==> build 79 <==
==> flow/design.v <==
module Decoder_Unit (
    input [1 : 0] DEC_ALU_FUNC,
    output reg DEC_Arith_Enable, DEC_Logic_Enable, DEC_CMP_Enable, DEC_Shift_Enable
);
always @(*) begin
    DEC_Arith_Enable = 1'b0;
    DEC_Logic_Enable = 1'b0;
    DEC_CMP_Enable   = 1'b0;
    DEC_Shift_Enable = 1'b0;
    case (DEC_ALU_FUNC)
        2'b00: DEC_Arith_Enable = 1'b1;
        2'b01: DEC_Logic_Enable = 1'b1;
        2'b10: DEC_CMP_Enable   = 1'b1;
        2'b11: DEC_Shift_Enable = 1'b1;
        default: begin
            DEC_Arith_Enable = 1'b0;
            DEC_Logic_Enable = 1'b0;
            DEC_CMP_Enable   = 1'b0;
            DEC_Shift_Enable = 1'b0; 
    end
    endcase
end
endmodule
module Arithmetic_Unit #(
    parameter A_WIDTH = 16,
    parameter B_WIDTH = 16
) (
    input clk,rst,
    input [A_WIDTH - 1 : 0] A,
    input [B_WIDTH - 1 : 0] B,
    input [1 : 0] Arith_ALU_FUNC,
    input Arith_Enable,
    output reg [A_WIDTH + B_WIDTH - 1 : 0] Arith_OUT,
    output reg Carry_OUT, Arith_Flag       
);
reg [A_WIDTH + B_WIDTH - 1 : 0] ADD_Signal;
always @(posedge clk or negedge rst) begin
    if(!rst) begin 
        Arith_OUT  <=  'b0;
        Carry_OUT  <= 1'b0; 
        Arith_Flag <= 1'b0; 
end
else begin
    Arith_Flag <= Arith_Enable;
    if(Arith_Enable) begin
        case (Arith_ALU_FUNC)
            2'b00: begin
                if (A_WIDTH >= B_WIDTH) begin
                    Arith_OUT <= A + B;
                    {Carry_OUT,ADD_Signal[A_WIDTH - 1 : 0]} <= A + B;
                end
                else begin
                    Arith_OUT <= A + B;
                    {Carry_OUT,ADD_Signal[B_WIDTH - 1 : 0]} <= A + B;
                end
            end
            2'b01: Arith_OUT <= A - B;
            2'b10: Arith_OUT <= A * B;
            2'b11: Arith_OUT <= (B == 0) ? 'b0 : A / B;
            default: begin
                Arith_OUT <=  'b0;
                Carry_OUT <= 1'b0; 
            end
        endcase 
    end
  end
end
endmodule
module Logic_Unit #(
    parameter A_WIDTH = 16,
    parameter B_WIDTH = 16
) (
    input clk,rst,
    input [A_WIDTH - 1 : 0] A,
    input [B_WIDTH - 1 : 0] B,
    input [1 : 0] Logic_ALU_FUNC,
    input Logic_Enable,
    output reg [A_WIDTH + B_WIDTH - 1 : 0] Logic_OUT,
    output reg Logic_Flag       
);
always @(posedge clk or negedge rst) begin
    if(!rst) begin
    Logic_OUT  <= 16'b0;
    Logic_Flag <= 1'b0;
end
else begin
    Logic_Flag <= Logic_Enable;
    if(Logic_Enable) begin
        case (Logic_ALU_FUNC)
            2'b00: Logic_OUT <=   A & B; 
            2'b01: Logic_OUT <=   A | B;
            2'b10: Logic_OUT <= ~(A & B);
            2'b11: Logic_OUT <= ~(A | B);
            default: begin
                Logic_OUT <= 16'b0;
            end
        endcase
    end
  end
end
endmodule
module CMP_Unit #(
    parameter A_WIDTH = 16,
    parameter B_WIDTH = 16
) (
    input clk,rst,
    input [A_WIDTH - 1 : 0] A,
    input [B_WIDTH - 1 : 0] B,    
    input [1 : 0] CMP_ALU_FUNC,
    input CMP_Enable,
    output reg [A_WIDTH + B_WIDTH - 1 : 0] CMP_OUT,
    output reg CMP_Flag       
);
always @(posedge clk or negedge rst) begin
    if(!rst) begin
       CMP_OUT  <= 16'b0;
       CMP_Flag <= 1'b0;
    end
    else begin
    CMP_Flag <= CMP_Enable;    
    if(CMP_Enable) begin
        case (CMP_ALU_FUNC)
            2'b00: CMP_OUT <= 16'b0; 
            2'b01: begin
                if( A == B)
                CMP_OUT <= 16'b1;
                else
                CMP_OUT <= 16'b0;
            end
            2'b10:begin
                if( A > B)
                CMP_OUT <= 16'b10;
                else
                CMP_OUT <= 16'b0;
            end
            2'b11:begin
                if( A < B)
                CMP_OUT <= 16'b11;
                else
                CMP_OUT <= 16'b0;
            end
            default: begin
                CMP_OUT <= 16'b0;
            end
        endcase
    end
  end
end
endmodule
module Shift_Unit #(
    parameter A_WIDTH = 16,
    parameter B_WIDTH = 16
) (
    input clk,rst,
    input [A_WIDTH - 1 : 0] A,
    input [B_WIDTH - 1 : 0] B,
    input [1 : 0] Shift_ALU_FUNC,
    input Shift_Enable,
    output reg [A_WIDTH + B_WIDTH - 1 : 0] Shift_OUT,
    output reg Shift_Flag       
);
always @(posedge clk or negedge rst) begin
  if(!rst) begin
    Shift_OUT  <= 16'b0;
    Shift_Flag <= 1'b0;
end
else begin
    Shift_Flag <= Shift_Enable;
    if(Shift_Enable) begin
        case (Shift_ALU_FUNC)
            2'b00: Shift_OUT <= A >> 1; 
            2'b01: Shift_OUT <= A << 1;
            2'b10: Shift_OUT <= B >> 1;
            2'b11: Shift_OUT <= B << 1;
            default: begin
                Shift_OUT <= 16'b0;
            end
        endcase
    end
  end
end
endmodule
module alu_top #(
    parameter A_WIDTH_TOP = 16,
    parameter B_WIDTH_TOP = 16
) (
    input   CLK,rst,
    input   [3 : 0] ALU_FUNC,
    input   [A_WIDTH_TOP - 1 : 0] A,
    input   [B_WIDTH_TOP - 1 : 0] B,
    output  [A_WIDTH_TOP + B_WIDTH_TOP - 1 : 0] Arith_OUT, Logic_OUT, CMP_OUT,Shift_OUT,
    output  Carry_OUT, Arith_Flag, Logic_Flag, CMP_Flag, Shift_Flag
);
wire Arith_EN, Logic_EN, CMP_EN, Shift_EN;
Decoder_Unit U0 (
    .DEC_ALU_FUNC(ALU_FUNC[3 : 2]),
    .DEC_Arith_Enable(Arith_EN),
    .DEC_Logic_Enable(Logic_EN),
    .DEC_CMP_Enable  (CMP_EN),
    .DEC_Shift_Enable(Shift_EN)
);
Arithmetic_Unit #(.A_WIDTH(A_WIDTH_TOP), .B_WIDTH(B_WIDTH_TOP)) U1 (
    .clk(CLK),
    .rst(rst),
    .A(A),
    .B(B),
    .Arith_ALU_FUNC(ALU_FUNC[1 : 0]),
    .Arith_Enable(Arith_EN),
    .Arith_OUT(Arith_OUT),
    .Carry_OUT(Carry_OUT),
    .Arith_Flag(Arith_Flag)
);
Logic_Unit #(.A_WIDTH(A_WIDTH_TOP), .B_WIDTH(B_WIDTH_TOP)) U2 (
    .clk(CLK),
    .rst(rst),
    .A(A),
    .B(B),
    .Logic_ALU_FUNC(ALU_FUNC[1 : 0]),
    .Logic_Enable(Logic_EN),
    .Logic_OUT(Logic_OUT),
    .Logic_Flag(Logic_Flag)
);
CMP_Unit #(.A_WIDTH(A_WIDTH_TOP), .B_WIDTH(B_WIDTH_TOP)) U3 (
    .clk(CLK),
    .rst(rst),
    .A(A),
    .B(B),
    .CMP_ALU_FUNC(ALU_FUNC[1 : 0]),
    .CMP_Enable(CMP_EN),
    .CMP_OUT(CMP_OUT),
    .CMP_Flag(CMP_Flag)
);
Shift_Unit #(.A_WIDTH(A_WIDTH_TOP), .B_WIDTH(B_WIDTH_TOP)) U4 (
    .clk(CLK),
    .rst(rst),
    .A(A),
    .B(B),
    .Shift_ALU_FUNC(ALU_FUNC[1 : 0]),
    .Shift_Enable(Shift_EN),
    .Shift_OUT(Shift_OUT),
    .Shift_Flag(Shift_Flag)
);
endmodule
==> flow/run.sh <==
#!/bin/bash
# the make line also repeats each setting of config.mk as NAME=value (left out here)
make -C /OpenROAD-flow-scripts/flow DESIGN_CONFIG=/design/flow/config.mk WORK_HOME=/design/flow/orfs CLKGATE_MAP_FILE= finish
==> flow/config.mk <==
export PLATFORM = sky130hd
export DESIGN_NAME = alu_top
export DESIGN_NICKNAME = alu_top
export VERILOG_FILES = /design/flow/design.v
export SDC_FILE = /design/flow/constraint.sdc
export NUM_CORES = 4
export LEC_CHECK = 0
export ABC_AREA = 1
export CAP_MARGIN = 20
export CORE_ASPECT_RATIO = 0.69
export CORE_MARGIN = 2
export CORE_UTILIZATION = 72
export CTS_CLUSTER_DIAMETER = 284
export CTS_CLUSTER_SIZE = 100
export PLACE_DENSITY = 0.4
export SLEW_MARGIN = 20
export TNS_END_PERCENT = 5
==> flow/constraint.sdc <==
create_clock -name core_clock -period 92.9 [get_ports {CLK}]
set_input_delay 18.5800 -clock core_clock [delete_from_list [all_inputs] [get_ports {CLK}]]
set_output_delay 18.5800 -clock core_clock [all_outputs]
set_load 0.01 [all_outputs]
==> inputs of trial 89, as changes to build 79 <==
==> flow/config.mk (replaced) <==
export PLATFORM = sky130hd
export DESIGN_NAME = alu_top
export DESIGN_NICKNAME = alu_top
export VERILOG_FILES = /design/flow/design.v
export SDC_FILE = /design/flow/constraint.sdc
export NUM_CORES = 4
export LEC_CHECK = 0
export CAP_MARGIN = 20
export CORE_MARGIN = 2
export CORE_UTILIZATION = 70
export CTS_CLUSTER_DIAMETER = 81
export MAX_ROUTING_LAYER = met4
export SLEW_MARGIN = 20
==> flow/constraint.sdc (replaced) <==
create_clock -name core_clock -period 98.3 [get_ports {CLK}]
set_input_delay 19.6600 -clock core_clock [delete_from_list [all_inputs] [get_ports {CLK}]]
set_output_delay 19.6600 -clock core_clock [all_outputs]
set_load 0.01 [all_outputs]
==> inputs of trial 41, as changes to build 79 <==
==> flow/config.mk (replaced) <==
export PLATFORM = sky130hd
export DESIGN_NAME = alu_top
export DESIGN_NICKNAME = alu_top
export VERILOG_FILES = /design/flow/design.v
export SDC_FILE = /design/flow/constraint.sdc
export NUM_CORES = 4
export LEC_CHECK = 0
export CAP_MARGIN = 20
export CORE_MARGIN = 2
export CORE_UTILIZATION = 65
export CTS_CLUSTER_DIAMETER = 323
export CTS_CLUSTER_SIZE = 59
export MAX_ROUTING_LAYER = met4
export SLEW_MARGIN = 20
==> flow/constraint.sdc (replaced) <==
create_clock -name core_clock -period 130.0 [get_ports {CLK}]
set_input_delay 26.0000 -clock core_clock [delete_from_list [all_inputs] [get_ports {CLK}]]
set_output_delay 26.0000 -clock core_clock [all_outputs]
set_load 0.01 [all_outputs]
==> results <==
| metric | trial 89 | trial 41 | build 79 |
|---|---|---|---|
| Fin Hold WS | 0.4804 ns | 0.4775 ns | 0.4889 ns |
| Core ar. | 51090 sq um | 54990 sq um | 51280 sq um |
| Comb. cell area | 34480 sq um | 32030 sq um | 32950 sq um |
| Crit. path cell count | 418 | 409 | 611 |
| Register area share after synthesis | 0.05063 | 0.05063 | 0.04909 |
| Number of OpenROAD warnings | 64 | 63 | 65 |
| Number of global-route vias before repair | 37230 | 33460 | 37080 |
| Min-Delay Startpoint | U4.Shift_OUT[1] | U1.Arith_OUT[20] | U4.Shift_OUT[13] |
| R2r worst-path depth | 6 | 6 | 2 |
| Non-clock inverter count in the final layout | 338 | 338 | 1019 |
| Worst min-delay path endpoint | U4.Shift_OUT[1] | U1.Arith_OUT[20] | U4.Shift_OUT[13] |
| Remaining max-slew budget at the tightest pin | 0.2647 | 0.2417 | 0.2753 |
| Cells resized by post-CTS repair | 54 | 0 | 76 |
| Repair and plain buffers | 607 | 198 | 611 |
| Share of the synthesized netlist area taken by xor and xnor gates | 0.06304 | 0.06304 | 0.06849 |
| Unique masters post-synth | 138 | 138 | 78 |
| Post-Synth Simple-Gate Area | 0.2169 | 0.2169 | 0.2984 |
| R2r setup slk | 96.62 ns | 128.14 ns | 91.93 ns |
| Required time of the critical path | 98.57 ns | 130.25 ns | 93.16 ns |
| Buffers and inverters on the worst path | 31 | 17 | 132 |
| Result of the run | failed layout checks | finished clean | failed layout checks |
| Layout check failures | setup timing | - | setup timing |
